## cam_pixel_labeler
module cam_pixel_labeler (
    input  logic        clk,
    input  logic        reset,
    input  logic        href,
    input  logic        vsync,
    input  logic [ 7:0] ov7670_data,
    output logic        we,
    output logic [16:0] wAddr,
    output logic [ 2:0] label_data,
    output logic        camera_dp_en,
    output logic        v_finish_camera,
    output logic [ 9:0] x_pixel_camera,
    output logic [ 9:0] y_pixel_camera
);
Settings: LEC_CHECK=0, CAP_MARGIN=30, CORE_MARGIN=2, CORE_UTILIZATION=71, CTS_CLUSTER_DIAMETER=229, CTS_CLUSTER_SIZE=33, GPL_TIMING_DRIVEN=1, MAX_ROUTING_LAYER=met4, SETUP_SLACK_MARGIN=5.0, SLEW_MARGIN=25, TNS_END_PERCENT=95; clock period 102.0 ns.
run.sh (not shown) runs the stock make flow with config.mk's settings and CLKGATE_MAP_FILE=.
The first run died in 5_1_grt (GRT-0232).
Edit:
==> flow/config.mk (replaced) <==
export PLATFORM = sky130hd
export DESIGN_NAME = cam_pixel_labeler
export DESIGN_NICKNAME = cam_pixel_labeler
export VERILOG_FILES = /design/flow/design.v
export SDC_FILE = /design/flow/constraint.sdc
export NUM_CORES = 4
export LEC_CHECK = 0
export CAP_MARGIN = 30
export CORE_MARGIN = 10
export CORE_UTILIZATION = 57
export GPL_TIMING_DRIVEN = 1
export PLACE_DENSITY_LB_ADDON = 0.03
export SETUP_SLACK_MARGIN = 5.0
export SLEW_MARGIN = 0
export TNS_END_PERCENT = 95
==> flow/constraint.sdc (replaced) <==
create_clock -name core_clock -period 130.0 [get_ports {clk}]
set_input_delay 26.0000 -clock core_clock [delete_from_list [all_inputs] [get_ports {clk}]]
set_output_delay 26.0000 -clock core_clock [all_outputs]
set_load 0.01 [all_outputs]
Outcome: This time the run completed without violations; area after synthesis stays the same; synthesized cell count is unchanged; die area rises by 44%.
Edit:
--- a/flow/config.mk
+++ b/flow/config.mk
@@ -8,8 +8,10 @@
 export CAP_MARGIN = 30
-export CORE_MARGIN = 10
-export CORE_UTILIZATION = 57
+export CORE_MARGIN = 2
+export CORE_UTILIZATION = 72
+export CTS_CLUSTER_DIAMETER = 230
+export CTS_CLUSTER_SIZE = 50
 export GPL_TIMING_DRIVEN = 1
-export PLACE_DENSITY_LB_ADDON = 0.03
+export PLACE_DENSITY = 0.77
 export SETUP_SLACK_MARGIN = 5.0
-export SLEW_MARGIN = 0
+export SLEW_MARGIN = 25
 export TNS_END_PERCENT = 95
==> flow/constraint.sdc (replaced) <==
create_clock -name core_clock -period 75.7 [get_ports {clk}]
set_input_delay 15.1400 -clock core_clock [delete_from_list [all_inputs] [get_ports {clk}]]
set_output_delay 15.1400 -clock core_clock [all_outputs]
set_load 0.01 [all_outputs]
Outcome:
- Now the flow died in 3_5_place_dp
- area after synthesis stays the same
- die size goes down by 31%
- synthesized cell count is unchanged
Edit:
==> flow/config.mk (replaced) <==
export PLATFORM = sky130hd
export DESIGN_NAME = cam_pixel_labeler
export DESIGN_NICKNAME = cam_pixel_labeler
export VERILOG_FILES = /design/flow/design.v
export SDC_FILE = /design/flow/constraint.sdc
export NUM_CORES = 4
export LEC_CHECK = 0
export CAP_MARGIN = 20
export CORE_MARGIN = 2
export CORE_UTILIZATION = 50
export SLEW_MARGIN = 20
==> flow/constraint.sdc (replaced) <==
create_clock -name core_clock -period 73.0 [get_ports {clk}]
set_input_delay 14.6000 -clock core_clock [delete_from_list [all_inputs] [get_ports {clk}]]
set_output_delay 14.6000 -clock core_clock [all_outputs]
set_load 0.01 [all_outputs]
Effect:
- This time the run completed, yet does not pass: setup timing
- synthesized cell count stays the same
- synthesized area stays the same
- die area increases by 43%

* * *

The RTL this note starts from:
==> flow/design.v <==
`timescale 1ns / 1ps
module OV7670_MemController (
    input  logic        clk,
    input  logic        reset,
    input  logic        href,
    input  logic        vsync,
    input  logic [ 7:0] ov7670_data,
    output logic        we,
    output logic [16:0] wAddr,
    output logic [15:0] wData,
    output logic        camera_dp_en,
    output logic        v_finish_camera,
    output logic [ 9:0] x_pixel_camera,
    output logic [ 9:0] y_pixel_camera
);
    logic [15:0] pixel_data;
    logic [ 9:0] h_counter;   
    logic [ 9:0] v_counter;   
    assign wAddr = v_counter * 320 + h_counter[9:1];
    assign wData = pixel_data;
    assign x_pixel_camera = h_counter / 2;
    assign y_pixel_camera = v_counter;
    assign camera_dp_en = ((x_pixel_camera < 320) && (y_pixel_camera < 240));
    always_ff @(posedge clk, posedge reset) begin
        if (reset) begin
            h_counter  <= 0;
            pixel_data <= 0;
            we         <= 1'b0;
        end else begin
            if (href) begin
                h_counter <= h_counter + 1;
                if (h_counter[0] == 0) begin
                    pixel_data[15:8] <= ov7670_data;
                    we               <= 1'b0;
                end else begin
                    pixel_data[7:0] <= ov7670_data;
                    we              <= 1'b1;
                end
            end else begin
                h_counter <= 0;
                we        <= 1'b0;
            end
        end
    end
    always_ff @(posedge clk, posedge reset) begin
        if (reset) begin
            v_counter <= 0;
        end else begin
            if (vsync) begin
                v_counter <= 0;
            end else begin
                if (h_counter == (320 * 2 - 1)) begin
                    v_counter <= v_counter + 1;
                end
            end
        end
    end
    logic v_sync_flag;
    always_ff @(posedge clk or posedge reset) begin
        if (reset) begin
            v_sync_flag <= 0;
            v_finish_camera <= 0;
        end else if (vsync) begin
            if (!v_sync_flag) begin
                v_sync_flag <= 1;
                v_finish_camera <= 1;
            end else begin
                v_finish_camera <= 0;
            end
        end else begin
            v_sync_flag <= 0;
            v_finish_camera <= 0;
        end
    end
endmodule
module negedge_detect (
    input  logic clk,
    input  logic reset,
    input  logic x,
    output logic o_tick
);
    logic tmp_reg;
    always_ff @(posedge clk or posedge reset) begin
        if (reset) begin
            tmp_reg <= 0;
        end else begin
            tmp_reg <= x;
        end
    end
    assign o_tick = (~x) & tmp_reg;
endmodule
`timescale 1ns / 1ps
module rgb_to_hsv (
    input  logic [4:0] r_data,
    input  logic [5:0] g_data,
    input  logic [4:0] b_data,
    output logic [1:0] r_g_decision,     
    output logic [7:0] s_data,
    output logic [7:0] v_data
);
    localparam GREEN_R_MAX_THRESHOLD = 120;
    localparam GREEN_G_MIN_THRESHOLD = 180;
    localparam GREEN_B_MAX_THRESHOLD = 120;
    localparam RED_R_MIN_THRESHOLD = 190;
    localparam RED_G_MAX_THRESHOLD = 100;
    localparam RED_B_MAX_THRESHOLD = 100;
    logic [7:0] r_8b;
    logic [7:0] g_8b;
    logic [7:0] b_8b;
    logic [7:0] max_val;
    logic [7:0] min_val;
    assign r_8b = {r_data, r_data[4:2]};
    assign g_8b = {g_data, g_data[5:4]};
    assign b_8b = {b_data, b_data[4:2]};
    always_comb begin
        if ((g_8b >= GREEN_G_MIN_THRESHOLD) && (r_8b <= GREEN_R_MAX_THRESHOLD) && (b_8b <= GREEN_B_MAX_THRESHOLD)) begin
            r_g_decision = 1;
        end
        else if ((r_8b >= RED_R_MIN_THRESHOLD) && (g_8b <= RED_G_MAX_THRESHOLD) && (b_8b <= RED_B_MAX_THRESHOLD)) begin
            r_g_decision = 0;
        end else begin
            r_g_decision = 2;
        end
    end
    find_max_val U_MAX_VAL (
        .x1 (r_8b),
        .x2 (g_8b),
        .x3 (b_8b),
        .max(max_val)
    );
    find_min_val U_MIN_VAL (
        .x1 (r_8b),
        .x2 (g_8b),
        .x3 (b_8b),
        .min(min_val)
    );
    assign v_data = max_val;
    always_comb begin
        if (!max_val) begin
            s_data = 0;
        end else begin
            s_data = ((max_val - min_val) * 255) / max_val;
        end
    end
endmodule
module find_max_val (
    input  logic [7:0] x1,
    input  logic [7:0] x2,
    input  logic [7:0] x3,
    output logic [7:0] max
);
    logic [7:0] temp_max;
    assign temp_max = (x1 > x2) ? x1 : x2;
    assign max = (temp_max > x3) ? temp_max : x3;
endmodule
module find_min_val (
    input  logic [7:0] x1,
    input  logic [7:0] x2,
    input  logic [7:0] x3,
    output logic [7:0] min
);
    logic [7:0] temp_min;
    assign temp_min = (x1 < x2) ? x1 : x2;
    assign min = (temp_min < x3) ? temp_min : x3;
endmodule
`timescale 1ns / 1ps
module Label_Gen (
    input  logic [7:0] s_data,
    input  logic [7:0] v_data,
    input  logic [1:0] r_g_decision,
    output logic [2:0] label_data
);
    localparam ROAD = 0;
    localparam WALK_ROAD = 1;
    localparam BACKGROUND = 2;
    localparam CAR = 3;
    localparam HUMAN = 4;
    localparam ROAD_V_THRESHOLD = 38;
    localparam ROAD_S_THRESHOLD = 77;
    localparam WALK_V_THRESHOLD = 179;
    localparam WALK_S_THRESHOLD = 51;
    always_comb begin
        if (r_g_decision == 0) begin
            label_data = CAR;
        end 
        else if (r_g_decision == 1) begin
            label_data = HUMAN;
        end 
        else if ((v_data >= WALK_V_THRESHOLD) && (s_data <= WALK_S_THRESHOLD)) begin
            label_data = WALK_ROAD;
        end
        else if((v_data <= ROAD_V_THRESHOLD) && (s_data <= ROAD_S_THRESHOLD)) begin
            label_data = ROAD;
        end 
        else begin
            label_data = BACKGROUND;
        end
    end
endmodule
`timescale 1ns / 1ps
module cam_pixel_labeler (
    input  logic        clk,
    input  logic        reset,
    input  logic        href,
    input  logic        vsync,
    input  logic [ 7:0] ov7670_data,
    output logic        we,
    output logic [16:0] wAddr,
    output logic [ 2:0] label_data,
    output logic        camera_dp_en,
    output logic        v_finish_camera,
    output logic [ 9:0] x_pixel_camera,
    output logic [ 9:0] y_pixel_camera
);
    logic [15:0] ov7670_wData;
    logic [ 1:0] r_g_decision;
    logic [ 7:0] s_data;
    logic [ 7:0] v_data;
    OV7670_MemController U_OV7670_MemController (
        .clk            (clk),
        .reset          (reset),
        .href           (href),
        .vsync          (vsync),
        .ov7670_data    (ov7670_data),
        .we             (we),
        .wAddr          (wAddr),
        .wData          (ov7670_wData),
        .camera_dp_en   (camera_dp_en),
        .v_finish_camera(v_finish_camera),
        .x_pixel_camera (x_pixel_camera),
        .y_pixel_camera (y_pixel_camera)
    );
    rgb_to_hsv U_rgb_to_hsv (
        .r_data      (ov7670_wData[15:11]),
        .g_data      (ov7670_wData[10:5]),
        .b_data      (ov7670_wData[4:0]),
        .s_data      (s_data),
        .v_data      (v_data),
        .r_g_decision(r_g_decision)
    );
    Label_Gen U_Label_Gen (
        .r_g_decision(r_g_decision),
        .s_data      (s_data),
        .v_data      (v_data),
        .label_data  (label_data)
    );
endmodule
Settings: LEC_CHECK=0, ABC_AREA=1, CAP_MARGIN=20, CELL_PAD_IN_SITES_GLOBAL_PLACEMENT=3, CORE_ASPECT_RATIO=0.64, CORE_MARGIN=3, CORE_UTILIZATION=40, CTS_CLUSTER_DIAMETER=239, GPL_ROUTABILITY_DRIVEN=0, HOLD_SLACK_MARGIN=0.12, MIN_ROUTING_LAYER=met1, SLEW_MARGIN=20, TNS_END_PERCENT=70; clock period 222.0 ns.
The baseline did not get past global placement without I/O (3_1_place_gp_skip_io).
==> next run, changes <==
- ABC_AREA: 1 -> not set
- CELL_PAD_IN_SITES_GLOBAL_PLACEMENT: 3 -> not set
- CORE_ASPECT_RATIO: 0.64 -> not set
- CORE_MARGIN: 3 -> 2
- CORE_UTILIZATION: 40 -> 66
- CTS_CLUSTER_DIAMETER: 239 -> not set
- GPL_ROUTABILITY_DRIVEN: 0 -> not set
- HOLD_SLACK_MARGIN: 0.12 -> not set
- MAX_ROUTING_LAYER: not set -> met4
- MIN_ROUTING_LAYER: met1 -> not set
- TNS_END_PERCENT: 70 -> not set
- clock period: 222.0 -> 99.6 ns (I/O delays scaled with it)
=>
- The new run completed, yet does not pass: setup timing
- area after synthesis drops by 9.9%
- die area drops by 46%
- synthesized cell count drops by 31%
==> next run, changes <==
- CORE_UTILIZATION: 66 -> 71
- CTS_CLUSTER_DIAMETER: not set -> 198
- CTS_CLUSTER_SIZE: not set -> 41
- SETUP_SLACK_MARGIN: not set -> 5.0
Now the flow stopped in global routing (5_1_grt), error GRT-0232.
Area after synthesis does not change.
Die area falls by a few percent.
Synthesized cell count does not change.
==> next run, changes <==
- ABC_AREA: not set -> 1
- CORE_UTILIZATION: 71 -> 40
- CTS_CLUSTER_DIAMETER: 198 -> not set
- CTS_CLUSTER_SIZE: 41 -> not set
- HOLD_SLACK_MARGIN: not set -> 0.01
- MAX_ROUTING_LAYER: met4 -> not set
- SETUP_SLACK_MARGIN: 5.0 -> not set
- clock period: 99.6 -> 150.0 ns (I/O delays scaled with it)
- Now the flow produced a clean layout
- area after synthesis goes up by 11%
- die area goes up by 95%
- synthesized cell count goes up by 44%
==> next run, changes <==
- ABC_AREA: 1 -> not set
- CORE_UTILIZATION: 40 -> 57
- HOLD_SLACK_MARGIN: 0.01 -> not set
- clock period: 150.0 -> 86.2 ns (I/O delays scaled with it)
=> This time the run failed in global routing (5_1_grt) with GRT-0232; synthesized area drops by roughly a tenth; synthesized cell count drops by a quarter to a third; die area drops by well over a third.
==> next run, changes <==
- CORE_UTILIZATION: 57 -> 40
- clock period: 86.2 -> 150.0 ns (I/O delays scaled with it)
The new run produced a clean layout.
Die area went up by about 40%.
Synthesized area does not change.
Synthesized cell count stays the same.
